// calc
module calc(
    input clk,  
    input rst_n,  
    input [7:0] num,
    input [2:0] op,
    input start,
    output reg [15:0] result,
    output reg [15:0] display_val,  
    output [2:0] led_op,  
    output reg stop
);
Size in the first run: about 5,500 cells after synthesis, ~87 flip-flops, ~50 I/O pins, about 34,000 um^2 of cells after synthesis.
export LEC_CHECK = 0
export ABC_AREA = 1
export CAP_MARGIN = 20
export CORE_MARGIN = 2
export CORE_UTILIZATION = 72
export CTS_CLUSTER_DIAMETER = 392
export CTS_CLUSTER_SIZE = 95
export HOLD_SLACK_MARGIN = 0.3
export PLACE_DENSITY = 0.41
export SLEW_MARGIN = 20
create_clock -name core_clock -period 16.7 [get_ports {clk}]
run.sh (not shown) runs the stock make flow with config.mk's settings and CLKGATE_MAP_FILE=.
The first run failed in 3_5_place_dp on DPL-0033.
==> next run, changes <==
==> flow/config.mk (replaced) <==
export PLATFORM = sky130hd
export DESIGN_NAME = calc
export DESIGN_NICKNAME = calc
export VERILOG_FILES = /design/flow/design.v
export SDC_FILE = /design/flow/constraint.sdc
export NUM_CORES = 4
export LEC_CHECK = 0
export CAP_MARGIN = 20
export CORE_MARGIN = 2
export CORE_UTILIZATION = 59
export SETUP_SLACK_MARGIN = 5.0
export SLEW_MARGIN = 20
==> flow/constraint.sdc (replaced) <==
create_clock -name core_clock -period 47.8 [get_ports {clk}]
set_input_delay 9.5600 -clock core_clock [delete_from_list [all_inputs] [get_ports {clk}]]
set_output_delay 9.5600 -clock core_clock [all_outputs]
set_load 0.01 [all_outputs]
The new run ran to the end with violations: setup timing.
Area after synthesis falls by 3.4%.
Die size grows by 18%.
Synthesized cell count falls by 17%.
==> next run, changes <==
--- a/flow/config.mk
+++ b/flow/config.mk
@@ -8,5 +8,6 @@
 export CAP_MARGIN = 20
 export CORE_MARGIN = 2
-export CORE_UTILIZATION = 59
-export SETUP_SLACK_MARGIN = 5.0
+export CORE_UTILIZATION = 70
+export HOLD_SLACK_MARGIN = -0.09
+export PLACE_DENSITY = 0.6
 export SLEW_MARGIN = 20
==> flow/constraint.sdc (replaced) <==
create_clock -name core_clock -period 32.1 [get_ports {clk}]
set_input_delay 6.4200 -clock core_clock [delete_from_list [all_inputs] [get_ports {clk}]]
set_output_delay 6.4200 -clock core_clock [all_outputs]
set_load 0.01 [all_outputs]
Effect:
- The changed run stopped in 4_1_cts on DPL-0038
- synthesized area does not change
- die size falls by about a fifth
- synthesized cell count does not change
==> next run, changes <==
--- a/flow/config.mk
+++ b/flow/config.mk
@@ -8,6 +8,5 @@
 export CAP_MARGIN = 20
 export CORE_MARGIN = 2
-export CORE_UTILIZATION = 70
-export HOLD_SLACK_MARGIN = -0.09
+export CORE_UTILIZATION = 20
 export PLACE_DENSITY = 0.6
 export SLEW_MARGIN = 20
==> flow/constraint.sdc (replaced) <==
create_clock -name core_clock -period 56.7 [get_ports {clk}]
set_input_delay 11.3400 -clock core_clock [delete_from_list [all_inputs] [get_ports {clk}]]
set_output_delay 11.3400 -clock core_clock [all_outputs]
set_load 0.01 [all_outputs]
Effect:
- The new run went through all stages and came out clean
- die area rose to 3.4 times its value
- area after synthesis stays the same
- synthesized cell count is unchanged

Starting RTL as in the previous note.
clock: 35.5 ns
lec_check: 0
abc_area: 1
cap_margin: 15
cell_pad_in_sites_global_placement: 0
core_margin: 2
core_utilization: 72
cts_cluster_diameter: 248
gpl_routability_driven: 1
gpl_timing_driven: 1
hold_slack_margin: 0.28
min_routing_layer: met1
place_density: 0.62
setup_slack_margin: -1.07
slew_margin: 40
tns_end_percent: 95
The starting point never finished: it broke off in global routing (5_1_grt) (GRT-0116).
Then changed:
==> flow/config.mk (replaced) <==
export PLATFORM = sky130hd
export DESIGN_NAME = calc
export DESIGN_NICKNAME = calc
export VERILOG_FILES = /design/flow/design.v
export SDC_FILE = /design/flow/constraint.sdc
export NUM_CORES = 4
export LEC_CHECK = 0
export CAP_MARGIN = 20
export CORE_MARGIN = 2
export CORE_UTILIZATION = 17
export PLACE_DENSITY = 0.6
export SLEW_MARGIN = 20
==> flow/constraint.sdc (replaced) <==
create_clock -name core_clock -period 52.6 [get_ports {clk}]
set_input_delay 10.5200 -clock core_clock [delete_from_list [all_inputs] [get_ports {clk}]]
set_output_delay 10.5200 -clock core_clock [all_outputs]
set_load 0.01 [all_outputs]
Now the flow finished with timing, DRC and antenna clean.
Synthesized area came out lower by 3.4%.
Synthesized cell count came out lower by about 17%.
Die area came out higher to 4.0 times its value.
Then changed:
--- a/flow/config.mk
+++ b/flow/config.mk
@@ -9,3 +9,3 @@
 export CORE_MARGIN = 2
-export CORE_UTILIZATION = 17
+export CORE_UTILIZATION = 40
 export PLACE_DENSITY = 0.6
Outcome: The new run went through all stages and came out clean; design area went down by 3.7%; first-iteration DRC count went up by about 7%; die area went down by 57%; clock skew barely changes; setup slack gets better by 0.12 ns; synthesized cell count is unchanged.
Then changed:
--- a/flow/config.mk
+++ b/flow/config.mk
@@ -7,6 +7,6 @@
 export LEC_CHECK = 0
-export CAP_MARGIN = 20
+export CAP_MARGIN = 40
 export CORE_MARGIN = 2
 export CORE_UTILIZATION = 40
-export PLACE_DENSITY = 0.6
+export HOLD_SLACK_MARGIN = 0.14
 export SLEW_MARGIN = 20
==> flow/constraint.sdc (replaced) <==
create_clock -name core_clock -period 55.0 [get_ports {clk}]
set_input_delay 11.0000 -clock core_clock [delete_from_list [all_inputs] [get_ports {clk}]]
set_output_delay 11.0000 -clock core_clock [all_outputs]
set_load 0.01 [all_outputs]
Worst hold slack is about the same.
Wire length shrinks by 3.6%.
Maximum frequency shrinks by 3.0%.
Final area shrinks by 2.5%.
Global-route usage shrinks by 0.63 points.
Then changed:
--- a/flow/config.mk
+++ b/flow/config.mk
@@ -7,6 +7,9 @@
 export LEC_CHECK = 0
-export CAP_MARGIN = 40
+export ABC_AREA = 0
+export CAP_MARGIN = 20
 export CORE_MARGIN = 2
-export CORE_UTILIZATION = 40
-export HOLD_SLACK_MARGIN = 0.14
-export SLEW_MARGIN = 20
+export CORE_UTILIZATION = 62
+export CTS_CLUSTER_DIAMETER = 386
+export CTS_CLUSTER_SIZE = 100
+export SLEW_MARGIN = 0
+export TNS_END_PERCENT = 5
Effect:
- cell area shrinks by 2.5%
- die size shrinks by 35%
- setup slack gets worse by 0.33 ns
- utilization grows by 24 points
- synthesized area does not change
- sequential cell count stays the same
- cell count shrinks by 7.0%

calc again, from the RTL that the note above started with.
// calc
module calc(
    input clk,  
    input rst_n,  
    input [7:0] num,
    input [2:0] op,
    input start,
    output reg [15:0] result,
    output reg [15:0] display_val,  
    output [2:0] led_op,  
    output reg stop
);
clock: 47.8 ns
lec_check: 0
cap_margin: 20
core_margin: 2
core_utilization: 70
cts_cluster_size: 40
hold_slack_margin: -0.1
setup_slack_margin: 5.0
slew_margin: 20
The first run finished but failed the layout checks on max-capacitance violations, max-slew violations, negative setup slack.
Next try:
CORE_UTILIZATION = 40   (was 70)
CTS_CLUSTER_SIZE = unset   (was 40)
HOLD_SLACK_MARGIN = unset   (was -0.1)
PLACE_DENSITY = 0.6   (was unset)
SETUP_SLACK_MARGIN = unset   (was 5.0)
clock period = 55.0 ns   (was 47.8 ns; I/O delays follow)
Result: The changed run produced a clean layout; maximum frequency falls by 3.5%; critical path depth falls by 1; cell area falls by 5.5%; wire length falls by 13%; worst hold slack improves by 0.0054 ns; clock skew rises by 0.0053 ns; first-iteration DRC count falls by 60%; global-route usage falls by 21 points.
Next try:
CORE_ASPECT_RATIO = 0.5   (was unset)
HOLD_SLACK_MARGIN = 0.3   (was unset)
SETUP_SLACK_MARGIN = -2.0   (was unset)
TNS_END_PERCENT = 5   (was unset)
=> The changed run passed the timing, DRC and antenna checks. Final cell count shrinks by 0.54%. Via count grows by 1.3%. Final area shrinks by 2.4%. Clock skew grows by 0.0050 ns. Register-to-register slack loses 1.6 ns. Synthesized cell count is unchanged.
Next try:
HOLD_SLACK_MARGIN = unset   (was 0.3)
MAX_ROUTING_LAYER = met4   (was unset)
The changed run ran to the end with no violations.
Synthesized area stays the same.
First-iteration DRC count fell by 8.0%.
Setup slack gets better by 0.26 ns.
Worst hold slack is about the same.

## job 7593
calc again, from the RTL that the note above started with.
clock: 34.8 ns
lec_check: 0
abc_area: 1
cap_margin: 15
core_margin: 2
core_utilization: 70
cts_cluster_diameter: 214
cts_cluster_size: 60
hold_slack_margin: -0.09
max_routing_layer: met4
place_density: 0.6
setup_slack_margin: -1.07
slew_margin: 20
Job 7593 never completed; the flow aborted with a tool error in 4_1_cts.
### job 7593 -> job 1985
Settings: a change of the clock period (ns, I/O delays scaled along) from 34.8 to 37.1.
==> results <==
Diff job 1985..job 7593 | core region area | unchanged
Job 7593 -> job 1985: synthesized cell count delta 0, exact match
Per the comparison of job 1985 with job 7593, standard cell area after detailed placement went down; number of placed cells counting well taps decreased by 13% relative to the old numbers; adder and majority gate portion of the synthesized area barely changed.
Re area reported by Yosys stat: no difference whatsoever between job 7593 and job 1985.
Job 1985 finished all stages; however, its layout fails the closing checks, the failures being negative setup slack.
Input changes introduced in job 4792 (baseline for comparison: job 1985):
Settings: clearing HOLD_SLACK_MARGIN, which used to be -0.09; clearing CTS_CLUSTER_SIZE, which used to be 60; clearing MAX_ROUTING_LAYER, which used to be met4; swapping 15 for 20 in CAP_MARGIN; clearing ABC_AREA, which used to be 1; clearing CTS_CLUSTER_DIAMETER, which used to be 214; swapping 70 for 59 in CORE_UTILIZATION; clearing SETUP_SLACK_MARGIN, which used to be -1.07; clearing PLACE_DENSITY, which used to be 0.6; swapping 37.1 for 29.2 in the clock period (ns, I/O delays scaled along).
Findings:
- Not one of job 4792 and job 1985 finished clean.
- Job 4792: it failed during 5_1_grt, and the tool reported GRT-0232.
- Xor/xnor share of the synthesized area delta for job 4792 relative to job 1985: 0.74 points higher
- Comparing job 4792 and job 1985, synthesized chip area reported by yosys is higher on job 1985.
- Netlist area before placement: higher on job 1985
- Die height, job 4792 and job 1985: smaller value in job 1985
- Job 1985 has a lower count of different cell masters after synthesis than job 4792.
- The total I/O pin count was comparable across job 4792 and job 1985.
- Between job 4792 and job 1985, the area fraction in full adders, half adders and majority gates is higher for job 4792.
- Of job 4792 and job 1985, job 1985 shows the higher synthesized cell count, with job 4792 below it.
- Comparing simple-gate share of the synthesized area for job 4792 and job 1985, the bigger number came from job 1985.
- Looking at share of the yosys chip area belonging to registers, job 4792 sits above job 1985.
- Job 4792 against job 1985; post-placement cell count is up by a few percent.
[inputs] job 4051 vs job 4792
Settings: CTS_CLUSTER_SIZE newly set to 75; CORE_UTILIZATION changed from 59 to 70; SETUP_SLACK_MARGIN newly set to 2.69; the clock period (ns, I/O delays scaled along) changed from 29.2 to 47.8.
Results
Of job 4051 and job 4792, the run reporting the higher placed standard-cell area was job 4792. In job 4051 the implementation completed, yet the final layout does not meet the checks, the culprit being max-capacitance violations, max-slew violations, negative setup slack. Compared with job 4792, in job 4051 number of placed instances, taps included shows a reduction of about 20%; number of core rows lower; number of gates resized after CTS higher. Job 4051: width of the die 19 um below job 4792. The die of job 4051 is smaller than the one used in job 4792.
Changes in job 6891 relative to job 4051:
Settings: changing SETUP_SLACK_MARGIN from 2.69 to 2.61.
## What came out
Reported for job 6891 and job 4051, fraction of met1 tracks used by global routing turned out identical to the last digit. [compare] base=job 4051 new=job 6891: sequential cell count comparable; cell area now sits at about the same level. Job 4051: all stages done; final checks FAILED (max-capacitance violations, max-slew violations, negative setup slack). In job 6891 the implementation completed, yet the final layout does not meet the checks, the culprit being max-capacitance violations, max-slew violations, negative setup slack. Delta (job 6891 minus job 4051): detail-routed via count per cell roughly the same, via count of the first global-routing pass shows no meaningful change, sink count of the clock tree ~0 delta, final-report max-slew violation count held steady. Comparing job 6891 against job 4051, there is no change at all in count of unique library cells instantiated by Yosys. Job 6891 -> job 4051: post-synthesis to final-layout area growth delta 0, exact match.
Edits applied to the flow inputs when going from job 6891 to job 5383:
Settings: a change of CTS_CLUSTER_SIZE from 75 to 80; a change of SETUP_SLACK_MARGIN from 2.61 to 5.0; an added HOLD_SLACK_MARGIN of -0.1.
Findings:
- Job 5383 finished every stage; the final checks, however, were not passed, the failures being max-capacitance violations, max-slew violations, negative setup slack.
- Delta (job 5383 minus job 6891): number of DRC violations after detailed-routing iteration 0 closely matched the old numbers; clock-pin transition on the worst setup and hold timing paths comparable; number of maximum-capacitance constraint violations neither gained nor lost much; number of antenna cells inserted shows no meaningful change.
- Reported for job 5383 and job 6891, non-clock buffer count turned out identical to the last digit.
- On worst endpoint data arrival time, job 5383 and job 6891 are basically level.
- ~same post-synth design cell area in job 5383 and job 6891
- Job 6891 → job 5383: mean instance size in the synthesized netlist now sits at about the same level, combinational share of cell area was more or less identical.
